==> 12-16 <==
==> flow/design.v <==
module CORDIC_COS_SIN #(
    parameter DATA_WIDTH = 16,
    parameter PHASE_WIDTH = 32,
    parameter STAGE = 16
) (
    input clk,
    input rst,
    input en,
    input mode,      
    input signed [DATA_WIDTH-1:0] x0,
    input signed [DATA_WIDTH-1:0] y0,
    input signed [PHASE_WIDTH-1:0] phase,    
    output valid,
    output [DATA_WIDTH:0] cos,
    output [DATA_WIDTH:0] sin
);
parameter K = 32'd39797;     
parameter [PHASE_WIDTH*STAGE-1:0] atan = {32'd128, 32'd256, 32'd448, 32'd896, 32'd1856, 32'd3648, 32'd7360, 32'd14656, 32'd29312,
                                         32'd58688, 32'd117312, 32'd234368, 32'd466944, 32'd919872, 32'd1740992, 32'd2949120};
integer i, j;
wire [1:0] quadrant;
assign quadrant = phase[PHASE_WIDTH-1:PHASE_WIDTH-2];
reg signed [DATA_WIDTH:0] x_pre;
reg signed [DATA_WIDTH:0] y_pre;
reg signed [PHASE_WIDTH-1:0] z_pre;
reg signed [DATA_WIDTH:0] x [0:STAGE-1];
reg signed [DATA_WIDTH:0] y [0:STAGE-1];
reg signed [PHASE_WIDTH-1:0] z [0:STAGE-1];
reg signed [DATA_WIDTH:0] x_shift [0:STAGE-1]; 
reg signed [DATA_WIDTH:0] y_shift [0:STAGE-1];
reg [STAGE-1:0] sign;
always @(*) begin
    for(i=0; i<STAGE; i=i+1)begin
        x_shift[i] = x[i] >>> i;
        y_shift[i] = y[i] >>> i;
        sign[i] = z[i][PHASE_WIDTH-1];
    end
end
wire [DATA_WIDTH:0] x0_pos, x0_neg;
wire [DATA_WIDTH:0] y0_pos, y0_neg;
assign x0_pos = (x0 == 0) ? 0 : {1'b0, x0};
assign x0_neg = (x0 == 0) ? 0 : {1'b1, (~x0)+16'b1};
assign y0_pos = (y0 == 0) ? 0 : {1'b0, y0};
assign y0_neg = (y0 == 0) ? 0 : {1'b1, (~y0)+16'b1};
always @(posedge clk or posedge rst) begin
    if(rst)begin
        x_pre <= 0;
        y_pre <= 0;
        z_pre <= 0;
    end
    else begin
        if(en)begin
            case (quadrant)
                0:begin
                    x_pre <= x0_pos;
                    y_pre <= y0_pos;
                    z_pre <= phase;
                end
                1:begin
                    x_pre <= y0_neg;
                    y_pre <= x0_pos;
                    z_pre <= {2'b00, phase[29:0]};
                end
                2:begin
                    x_pre <= y0_pos;
                    y_pre <= x0_neg;
                    z_pre <= {2'b11, phase[29:0]};
                end
                3:begin
                    x_pre <= x0_pos;
                    y_pre <= y0_pos;
                    z_pre <= phase;
                end
            endcase
        end
        else begin
            x_pre <= 0;
            y_pre <= 0;
            z_pre <= 0;
        end
    end
end
always @(posedge clk or posedge rst) begin
    if(rst)begin
        for(i=0; i<STAGE; i=i+1)begin
            x[i] <= 0;
            y[i] <= 0;
            z[i] <= 0;
        end
    end
    else begin
        x[0] <= x_pre;
        y[0] <= y_pre;
        z[0] <= z_pre;
        for(i=0; i<STAGE-1; i=i+1)begin    
            x[i+1] <= sign[i] ? x[i]+y_shift[i] : x[i]-y_shift[i];
            y[i+1] <= sign[i] ? y[i]-x_shift[i] : y[i]+x_shift[i];
            z[i+1] <= sign[i] ? z[i]+atan[32*(i+1)-1 -: 32] : z[i]-atan[32*(i+1)-1 -: 32];
        end
    end
end
assign cos = x[STAGE-1];
assign sin = y[STAGE-1];
assign valid = en_dly[STAGE];
reg [4:0] cnt;
always @(posedge clk or posedge rst) begin
    if(rst)begin
        cnt <= 0;
    end
    else begin
        if(cnt == 0)begin
            if(en)begin
                cnt <= cnt + 1;
            end
        end
        else begin
            cnt <= (cnt == 16) ? 0 : cnt+1;
        end
    end
end
reg [STAGE:0] en_dly;
always @(posedge clk or posedge rst) begin
    if(rst)begin
        en_dly <= 0;
    end
    else begin
        en_dly[0] <= en;
        for(i=0; i<STAGE; i=i+1)begin
            en_dly[i+1] <= en_dly[i];
        end
    end
end
endmodule
==> flow/run.sh <==
#!/bin/bash
# the make line also repeats each setting of config.mk as NAME=value (left out here)
make -C /OpenROAD-flow-scripts/flow DESIGN_CONFIG=/design/flow/config.mk WORK_HOME=/design/flow/orfs CLKGATE_MAP_FILE= finish
==> flow/config.mk <==
export PLATFORM = sky130hd
export DESIGN_NAME = CORDIC_COS_SIN
export DESIGN_NICKNAME = CORDIC_COS_SIN
export VERILOG_FILES = /design/flow/design.v
export SDC_FILE = /design/flow/constraint.sdc
export NUM_CORES = 4
export LEC_CHECK = 0
export CAP_MARGIN = 30
export CORE_MARGIN = 2
export CORE_UTILIZATION = 72
export SLEW_MARGIN = 20
==> flow/constraint.sdc <==
create_clock -name core_clock -period 2.91 [get_ports {clk}]
set_input_delay 0.5820 -clock core_clock [delete_from_list [all_inputs] [get_ports {clk}]]
set_output_delay 0.5820 -clock core_clock [all_outputs]
set_load 0.01 [all_outputs]
==> inputs of 05-11, as changes to 12-16 <==
--- a/flow/config.mk
+++ b/flow/config.mk
@@ -7,5 +7,13 @@
 export LEC_CHECK = 0
-export CAP_MARGIN = 30
+export ABC_AREA = 0
+export CAP_MARGIN = 20
+export CELL_PAD_IN_SITES_DETAIL_PLACEMENT = 1
+export CORE_ASPECT_RATIO = 1.04
 export CORE_MARGIN = 2
-export CORE_UTILIZATION = 72
+export CORE_UTILIZATION = 41
+export CTS_CLUSTER_DIAMETER = 256
+export GPL_TIMING_DRIVEN = 1
+export MAX_ROUTING_LAYER = met4
+export PLACE_DENSITY = 0.73
+export SETUP_SLACK_MARGIN = 0.32
 export SLEW_MARGIN = 20
==> flow/constraint.sdc (replaced) <==
create_clock -name core_clock -period 6.92 [get_ports {clk}]
set_input_delay 1.3840 -clock core_clock [delete_from_list [all_inputs] [get_ports {clk}]]
set_output_delay 1.3840 -clock core_clock [all_outputs]
set_load 0.01 [all_outputs]
==> results <==
- 05-11 passed the timing, DRC and antenna checks. 12-16 stopped in global routing.
- Die area: 12-16 is smaller than 05-11 (about 43%).
- In area after synthesis, 05-11 and 12-16 do not differ.
- Synthesized cell count is the same in 12-16 and 05-11.
==> figures <==
                                                                  05-11                      12-16
MUX area fraction                                                0.958%                     0.958%
Post-Synth Adder-Cell Area                                        17.5%                      17.5%
Avg Inst Size Synth                                          9.42 sq um                 9.42 sq um
Die footprint                                              169000 sq um                96800 sq um
Die height                                                       419 um                     311 um
Setup bufs post-CTS                                                   0                        316
Starting utilization of the core area                             41.2%                      72.8%
H-tree lvl count                                                      3                          3
Number of placement rows                                            152                        112
TritonCTS sink count                                                983                        983
Count of placed standard cells including taps                      9405                       9740
Num CTS Buffers                                                     111                        103
Result of the run                               complete, no violations  aborted with a tool error
Stage where the flow stopped                                          -             global routing
RD Place Congestion                                               0.915                      0.992
Placed wire-length estimate                                   146000 um                  146000 um
Number of gates resized after CTS                                     0                        983
Die X                                                            403 um                     311 um
Registers, synthesis                                                983                        983
Core area                                                  165000 sq um                93300 sq um
Most common cell in the netlist                sky130_fd_sc_hd__dfrtp_1   sky130_fd_sc_hd__dfrtp_1
Post-Place Setup Slack                                          1.96 ns                  -0.664 ns
Post-DP Area                                                71500 sq um                80400 sq um
AND-OR/OR-AND Cells, Area Fraction                                17.5%                      17.5%

==> inputs of xenon <==
Starts from the design.v that is shown in full above.
Settings: LEC_CHECK=0, CAP_MARGIN=20, CORE_MARGIN=2, CORE_UTILIZATION=40, SLEW_MARGIN=20; clock period 5.0 ns.
run.sh (not shown) runs the stock make flow with config.mk's settings and CLKGATE_MAP_FILE=.
==> fjord (differences from xenon) <==
- CAP_MARGIN: 20 -> 25
- CELL_PAD_IN_SITES_GLOBAL_PLACEMENT: default -> 2
- CORE_ASPECT_RATIO: default -> 1.42
- CORE_MARGIN: 2 -> 9
- SLEW_MARGIN: 20 -> 0
- TNS_END_PERCENT: default -> 50
==> flow/constraint.sdc (replaced) <==
create_clock -name core_clock -period 2.89 [get_ports {clk}]
set_input_delay 0.5780 -clock core_clock [delete_from_list [all_inputs] [get_ports {clk}]]
set_output_delay 0.5780 -clock core_clock [all_outputs]
set_load 0.01 [all_outputs]
==> quartz (differences from xenon) <==
- CORE_UTILIZATION: 40 -> 68
- CTS_CLUSTER_SIZE: default -> 36
- HOLD_SLACK_MARGIN: default -> 0.3
==> flow/constraint.sdc (replaced) <==
create_clock -name core_clock -period 3.04 [get_ports {clk}]
set_input_delay 0.6080 -clock core_clock [delete_from_list [all_inputs] [get_ports {clk}]]
set_output_delay 0.6080 -clock core_clock [all_outputs]
set_load 0.01 [all_outputs]
==> out/qor.yml <==
outcome: "stopped before the end"
haltStage: "5_1_grt"
error_line: "[ERROR GRT-0232] Routing congestion too high. Check the congestion heatmap in the GUI."
place_ws_ps: -501
place_congestion: 0.968
cts_hold_buf: 1
fp-row-count: 115
ctsResizeCount: 478
grt-ovfl-total: 144
post-place-cells: 9644
met2_usage: 0.894
grt_use_total: 0.698
The numbers above come from quartz.

==> out/qor.yml <==
met2_usage: 0.435
place_congestion: 0.894
cts_hold_buf: 0
post-place-cells: 11333
finalSetupViolCount: 105
wl_met2_microns: 115000
fillCellCount: 14447
grt-ovfl-total: 0
fp-row-count: 179
ctsResizeCount: 1169
failed_checks: "setup timing"
outcome: "complete, but fails checks"
grt_pass1_wl_microns: 317000
worst_slack_ps: -375
grt_use_total: 0.210
final-seq-area_sq_um: 24600
The numbers above come from fjord.

==> out/qor.yml <==
place_ws_ps: 569
post-place-cells: 9493
outcome: "timing/DRC/antenna clean"
met2_usage: 0.320
fp-row-count: 151
place_congestion: 0.884
cts_hold_buf: 0
grt_use_total: 0.176
grt-ovfl-total: 0
The numbers above come from xenon.


==> build 87: inputs <==
RTL: the design.v shown in full above, as it stands there.
clock: 3.04 ns
lec_check: 0
cap_margin: 20
core_margin: 2
core_utilization: 70
hold_slack_margin: -0.09
slew_margin: 20
==> build 21: changes against build 87 <==
--- a/flow/config.mk
+++ b/flow/config.mk
@@ -7,6 +7,5 @@
 export LEC_CHECK = 0
 export CAP_MARGIN = 20
 export CORE_MARGIN = 2
-export CORE_UTILIZATION = 70
-export HOLD_SLACK_MARGIN = -0.09
+export CORE_UTILIZATION = 68
 export SLEW_MARGIN = 20
==> flow/constraint.sdc (replaced) <==
create_clock -name core_clock -period 3.71 [get_ports {clk}]
set_input_delay 0.7420 -clock core_clock [delete_from_list [all_inputs] [get_ports {clk}]]
set_output_delay 0.7420 -clock core_clock [all_outputs]
set_load 0.01 [all_outputs]
==> comparison <==
In area after synthesis, build 87 and build 21 do not differ. In build 21 the die area is larger than in build 87, by 2.9%. Build 21 produced a clean layout. Build 87 never finished: it broke off in global routing with GRT-0232. In synthesized cell count, build 21 and build 87 do not differ.

==> 12-27: inputs <==
Starts from the design.v that is shown in full above.
export LEC_CHECK = 0
export CAP_MARGIN = 20
export CORE_MARGIN = 2
export CORE_UTILIZATION = 61
export SETUP_SLACK_MARGIN = 0.47
export SLEW_MARGIN = 20
create_clock -name core_clock -period 2.7 [get_ports {clk}]
==> 02-01: changes against 12-27 <==
CORE_UTILIZATION = 40   (was 61)
SETUP_SLACK_MARGIN = default   (was 0.47)
==> flow/constraint.sdc (replaced) <==
create_clock -name core_clock -period 4.17 [get_ports {clk}]
set_input_delay 0.8340 -clock core_clock [delete_from_list [all_inputs] [get_ports {clk}]]
set_output_delay 0.8340 -clock core_clock [all_outputs]
set_load 0.01 [all_outputs]
==> 06-02: changes against 12-27 <==
CELL_PAD_IN_SITES_DETAIL_PLACEMENT = 2   (was default)
CORE_MARGIN = 8   (was 2)
CORE_UTILIZATION = 40   (was 61)
SETUP_SLACK_MARGIN = default   (was 0.47)
==> flow/constraint.sdc (replaced) <==
create_clock -name core_clock -period 5.0 [get_ports {clk}]
set_input_delay 1.0000 -clock core_clock [delete_from_list [all_inputs] [get_ports {clk}]]
set_output_delay 1.0000 -clock core_clock [all_outputs]
set_load 0.01 [all_outputs]
==> 11-15: changes against 12-27 <==
CORE_UTILIZATION = 29   (was 61)
SETUP_SLACK_MARGIN = default   (was 0.47)
==> flow/constraint.sdc (replaced) <==
create_clock -name core_clock -period 4.17 [get_ports {clk}]
set_input_delay 0.8340 -clock core_clock [delete_from_list [all_inputs] [get_ports {clk}]]
set_output_delay 0.8340 -clock core_clock [all_outputs]
set_load 0.01 [all_outputs]
==> comparison table <==
Result of the run: 02-01 timing/DRC/antenna clean; 06-02 failed layout checks; 12-27 aborted with a tool error; 11-15 timing/DRC/antenna clean
Failing step: 02-01 -; 06-02 -; 12-27 global routing (5_1_grt); 11-15 -
Reasons for failing layout checks: 02-01 -; 06-02 setup timing; 12-27 -; 11-15 -
Post-layout worst setup margin: 02-01 0.4090 ns; 06-02 -0.03560 ns; 12-27 -; 11-15 0.3361 ns
Overall chip area: 02-01 0.1731 sq mm; 06-02 0.1832 sq mm; 12-27 0.1140 sq mm; 11-15 0.2381 sq mm
Transition time at the pin with the least slew margin: 02-01 0.7332 ns; 06-02 1.292 ns; 12-27 -; 11-15 0.9371 ns
Setup crit start kind: 02-01 register; 06-02 register; 12-27 -; 11-15 register
Via-per-instance ratio: 02-01 5.298; 06-02 6.636; 12-27 -; 11-15 4.829
Topmost layer with routed signal wires: 02-01 met4; 06-02 met5; 12-27 -; 11-15 met4
Routed WL: 02-01 153400 microns; 06-02 325800 microns; 12-27 -; 11-15 152500 microns
GPL Wtd Cong: 02-01 0.8451; 06-02 0.8685; 12-27 0.9510; 11-15 0.8826
Tally of clock buffers in the finished layout: 02-01 150; 06-02 163; 12-27 -; 11-15 147
Share of the cycle needed by the critical path after routing: 02-01 90.19%; 06-02 100.7%; 12-27 -; 11-15 91.94%

==> wip/violet <==
// CORDIC_COS_SIN: RTL as listed in full above, without the edits since
clock: 3.04 ns
lec_check: 0
cap_margin: 20
core_margin: 2
core_utilization: 72
hold_slack_margin: -0.09
slew_margin: 20
==> wip/umber (differences from wip/violet) <==
- ABC_AREA: default -> 1
- HOLD_SLACK_MARGIN: -0.09 -> default
- PLACE_DENSITY: default -> 0.35
- SETUP_SLACK_MARGIN: default -> 0.65
==> flow/constraint.sdc (replaced) <==
create_clock -name core_clock -period 2.29 [get_ports {clk}]
set_input_delay 0.4580 -clock core_clock [delete_from_list [all_inputs] [get_ports {clk}]]
set_output_delay 0.4580 -clock core_clock [all_outputs]
set_load 0.01 [all_outputs]
==> results <==
                                                                                  wip/violet                  wip/umber
Run status                                                         aborted with a tool error  aborted with a tool error
Failing step                                                                  global routing             global routing
Yosys aoi share                                                                       17.49%                     11.26%
Post-synth area from yosys stat                                                 67,910 sq um               79,330 sq um
Fraction of the mapped netlist area in adder cells                                    17.55%                     15.02%
Total placed instance area                                                      78,400 sq um               92,550 sq um
Number of buffers created by CTS                                                         105                        104
Most repeated cell in the gate-level netlist after synthesis                         dfrtp_1                    nand2_1
Post-CTS resize count                                                                    523                      1,552
Multiplexer share                                                                    0.9580%                         0%
Area inside the core boundary                                                   93,330 sq um              109,000 sq um
Post-Place Worst Slack                                                            -0.5122 ns                 -0.5542 ns
Hpwl dp                                                                           136,500 um                 187,700 um
Count of instantiated cells in the yosys netlist                                       7,208                     10,986
Post-CTS setup-driven buffer insertion count                                             131                        226
DIE AREA                                                                        96,790 sq um              112,900 sq um
XOR/XNOR Fraction of Synth Area                                                       11.01%                     7.571%
Sequential cell area fraction in the yosys report                                     36.22%                     31.01%
Gpl congestion                                                                        0.9688                      1.065
Fraction of synthesized cell area taken by the top area cell type                     36.22%                     31.01%
Synthesized netlist cell count                                                         7,208                     10,986
Summed instance area of the synthesized netlist                                 67,910 sq um               79,330 sq um
Overall die width                                                                   311.1 um                   335.9 um
Placed Cells incl. Taps                                                                9,506                     13,683
Standard-cell row count                                                                  112                        121
